==> run D: inputs <==
Design top, start of the top module:
module top #(
    parameter D_WIDTH = 16,
    parameter Q_BITS  = 13
)(
  input logic [D_WIDTH - 1 : 0] angle_in,
  input logic signed [D_WIDTH - 1 : 0] currA_in,
  input logic signed [D_WIDTH - 1 : 0] currB_in,
  input logic signed [D_WIDTH - 1 : 0] currC_in,
  input logic signed [D_WIDTH - 1 : 0] currT_in,
  input logic        [D_WIDTH - 1 : 0] periodTop,
  output logic pwmA_out,
  output logic pwmB_out,
  output logic pwmC_out,
  input logic signed [D_WIDTH - 1 : 0]  kpd, kpq,
  input logic signed [D_WIDTH - 1 : 0]  kid, kiq,
  input logic clear_pid,
  input  logic clk,
  input  logic rstb,
  input  logic valid,
  output logic ready
);
Settings: LEC_CHECK=0, CAP_MARGIN=5, CORE_MARGIN=2, CORE_UTILIZATION=72, CTS_CLUSTER_DIAMETER=97, PLACE_DENSITY=0.64, SETUP_SLACK_MARGIN=1.61, SLEW_MARGIN=20; clock period 6.54 ns.
run.sh (not shown) runs the stock make flow with config.mk's settings and CLKGATE_MAP_FILE=.
==> run E (differences from run D) <==
Settings changed: ABC_AREA set to 1, CAP_MARGIN 5 to 20, CTS_CLUSTER_DIAMETER 97 to 373, CTS_CLUSTER_SIZE set to 97, PLACE_DENSITY 0.64 to 0.6, SETUP_SLACK_MARGIN 1.61 to 0.37.
==> flow/constraint.sdc (replaced) <==
create_clock -name core_clock -period 3.58 [get_ports {clk}]
set_input_delay 0.7160 -clock core_clock [delete_from_list [all_inputs] [get_ports {clk}]]
set_output_delay 0.7160 -clock core_clock [all_outputs]
set_load 0.01 [all_outputs]
==> run Y (differences from run D) <==
Settings changed: CAP_MARGIN 5 to 0, CORE_MARGIN 2 to 7, CORE_UTILIZATION 72 to 54, CTS_CLUSTER_DIAMETER 97 to unset, GPL_ROUTABILITY_DRIVEN set to 0, MAX_ROUTING_LAYER set to met5, PLACE_DENSITY 0.64 to unset, SETUP_SLACK_MARGIN 1.61 to 0.64, TNS_END_PERCENT set to 80.
==> flow/constraint.sdc (replaced) <==
create_clock -name core_clock -period 4.81 [get_ports {clk}]
set_input_delay 0.9620 -clock core_clock [delete_from_list [all_inputs] [get_ports {clk}]]
set_output_delay 0.9620 -clock core_clock [all_outputs]
set_load 0.01 [all_outputs]
==> qor summary <==
                                                                               run D                    run Y                      run E
Init Core Util                                                                 72.8%                    54.4%                      72.5%
Via count                                                                      79800                    77200                          -
Drt initial violations                                                          8199                     5720                          -
Number of multi-input combinational cells                                       7276                     7276                          -
Minimum setup slack in the final design                                    -0.529 ns                 -2.23 ns                          -
Synth Area in Simple Gates                                                     13.9%                    13.9%                      19.8%
Outcome                                                              failed layout checks     failed layout checks  aborted with a tool error
Failing step                                                                       -                        -   global routing (5_1_grt)
Reasons for failing layout checks                                       setup timing             setup timing                          -
Worst slew slack as a fraction of its limit                                    23.5%                    25.7%                          -
Finished Layout Cells                                                          12700                    13900                          -
Number of antenna diodes                                                           0                        4                          -
Layout filler cell count                                                        6908                    14200                          -
Post-DRT Antenna Nets                                                              0                        0                          -
Most instantiated library cell after synthesis                                 inv_1                    inv_1                    nand2_1
Inverter tally of the final layout excluding the clock network                  1729                     1729                          -
CP startpoint kind                                                          register                 register                          -
Cell total in the yosys stat output                                            10300                    10300                      13100
Part of the power in the clock network                                         49.1%                    49.7%                          -
Number of DRC violations after detailed routing                                    0                        0                          -
Resized Gates After CTS                                                          304                      476                        539
Final-layout setup total negative slack                                    -27.37 ns               -281.90 ns                          -
Total standard cell area after synthesis                                   94600 um2                94600 um2                 101000 um2
Worst reg2reg setup slack                                                   -0.53 ns                 -2.23 ns                          -
Clock distribution area overhead in the final layout                           3.07%                    3.03%                          -
Worst min path class                                            register to register  input port to async pin                          -
Share of the clock period used by the worst path                                108%                     146%                          -
Routed length on met3                                                       24300 um                 16000 um                          -
Vias per Instance                                                               6.28                     5.54                          -

========
==> inputs of v17 <==
top again, from the RTL that the note above started with.
==> flow/design.v (excerpt) <==
module top #(
    parameter D_WIDTH = 16,
    parameter Q_BITS  = 13
)(
  input logic [D_WIDTH - 1 : 0] angle_in,
  input logic signed [D_WIDTH - 1 : 0] currA_in,
  input logic signed [D_WIDTH - 1 : 0] currB_in,
  input logic signed [D_WIDTH - 1 : 0] currC_in,
  input logic signed [D_WIDTH - 1 : 0] currT_in,
  input logic        [D_WIDTH - 1 : 0] periodTop,
  output logic pwmA_out,
  output logic pwmB_out,
  output logic pwmC_out,
  input logic signed [D_WIDTH - 1 : 0]  kpd, kpq,
  input logic signed [D_WIDTH - 1 : 0]  kid, kiq,
  input logic clear_pid,
  input  logic clk,
  input  logic rstb,
  input  logic valid,
  output logic ready
);
make LEC_CHECK=0 ABC_AREA=1 CAP_MARGIN=20 CORE_MARGIN=2 CORE_UTILIZATION=72 CTS_CLUSTER_DIAMETER=373 CTS_CLUSTER_SIZE=10 PLACE_DENSITY=0.6 SETUP_SLACK_MARGIN=0.37 SLEW_MARGIN=20 finish   # period 3.58 ns
==> v23 (differences from v17) <==
==> flow/config.mk (replaced) <==
export PLATFORM = sky130hd
export DESIGN_NAME = top
export DESIGN_NICKNAME = top
export VERILOG_FILES = /design/flow/design.v
export SDC_FILE = /design/flow/constraint.sdc
export NUM_CORES = 4
export LEC_CHECK = 0
export CAP_MARGIN = 20
export CORE_MARGIN = 2
export CORE_UTILIZATION = 70
export CTS_CLUSTER_DIAMETER = 28
export MAX_ROUTING_LAYER = met4
export PLACE_DENSITY = 0.6
export SETUP_SLACK_MARGIN = 1.94
export SLEW_MARGIN = 20
==> flow/constraint.sdc (replaced) <==
create_clock -name core_clock -period 7.44 [get_ports {clk}]
set_input_delay 1.4880 -clock core_clock [delete_from_list [all_inputs] [get_ports {clk}]]
set_output_delay 1.4880 -clock core_clock [all_outputs]
set_load 0.01 [all_outputs]
==> v16 (differences from v17) <==
==> flow/config.mk (replaced) <==
export PLATFORM = sky130hd
export DESIGN_NAME = top
export DESIGN_NICKNAME = top
export VERILOG_FILES = /design/flow/design.v
export SDC_FILE = /design/flow/constraint.sdc
export NUM_CORES = 4
export LEC_CHECK = 0
export ABC_AREA = 0
export CAP_MARGIN = 20
export CELL_PAD_IN_SITES_DETAIL_PLACEMENT = 0
export CORE_ASPECT_RATIO = 1.04
export CORE_MARGIN = 2
export CORE_UTILIZATION = 72
export MAX_ROUTING_LAYER = met5
export MIN_ROUTING_LAYER = met1
export PLACE_DENSITY_LB_ADDON = 0.2
export SETUP_SLACK_MARGIN = 1.38
export SLEW_MARGIN = 20
==> flow/constraint.sdc (replaced) <==
create_clock -name core_clock -period 5.08 [get_ports {clk}]
set_input_delay 1.0160 -clock core_clock [delete_from_list [all_inputs] [get_ports {clk}]]
set_output_delay 1.0160 -clock core_clock [all_outputs]
set_load 0.01 [all_outputs]
==> v36 (differences from v17) <==
==> flow/config.mk (replaced) <==
export PLATFORM = sky130hd
export DESIGN_NAME = top
export DESIGN_NICKNAME = top
export VERILOG_FILES = /design/flow/design.v
export SDC_FILE = /design/flow/constraint.sdc
export NUM_CORES = 4
export LEC_CHECK = 0
export CAP_MARGIN = 20
export CORE_MARGIN = 2
export CORE_UTILIZATION = 24
export PLACE_DENSITY = 0.6
export SLEW_MARGIN = 20
==> flow/constraint.sdc (replaced) <==
create_clock -name core_clock -period 10.8 [get_ports {clk}]
set_input_delay 2.1600 -clock core_clock [delete_from_list [all_inputs] [get_ports {clk}]]
set_output_delay 2.1600 -clock core_clock [all_outputs]
set_load 0.01 [all_outputs]
==> results <==
Fmax: v36 is smaller than v16 (about 4.6%). Worst hold slack, lowest first: v16, v23, v36. Flip-flop count is the same in v36 and v23. v23 ran to the end with no violations. v36 went through all stages and came out clean. v17 ended with an error in global routing. v16 ran to the end with violations: setup timing. Clock skew, highest first: v23, v16, v36.
Power and IR drop assume default switching activity.
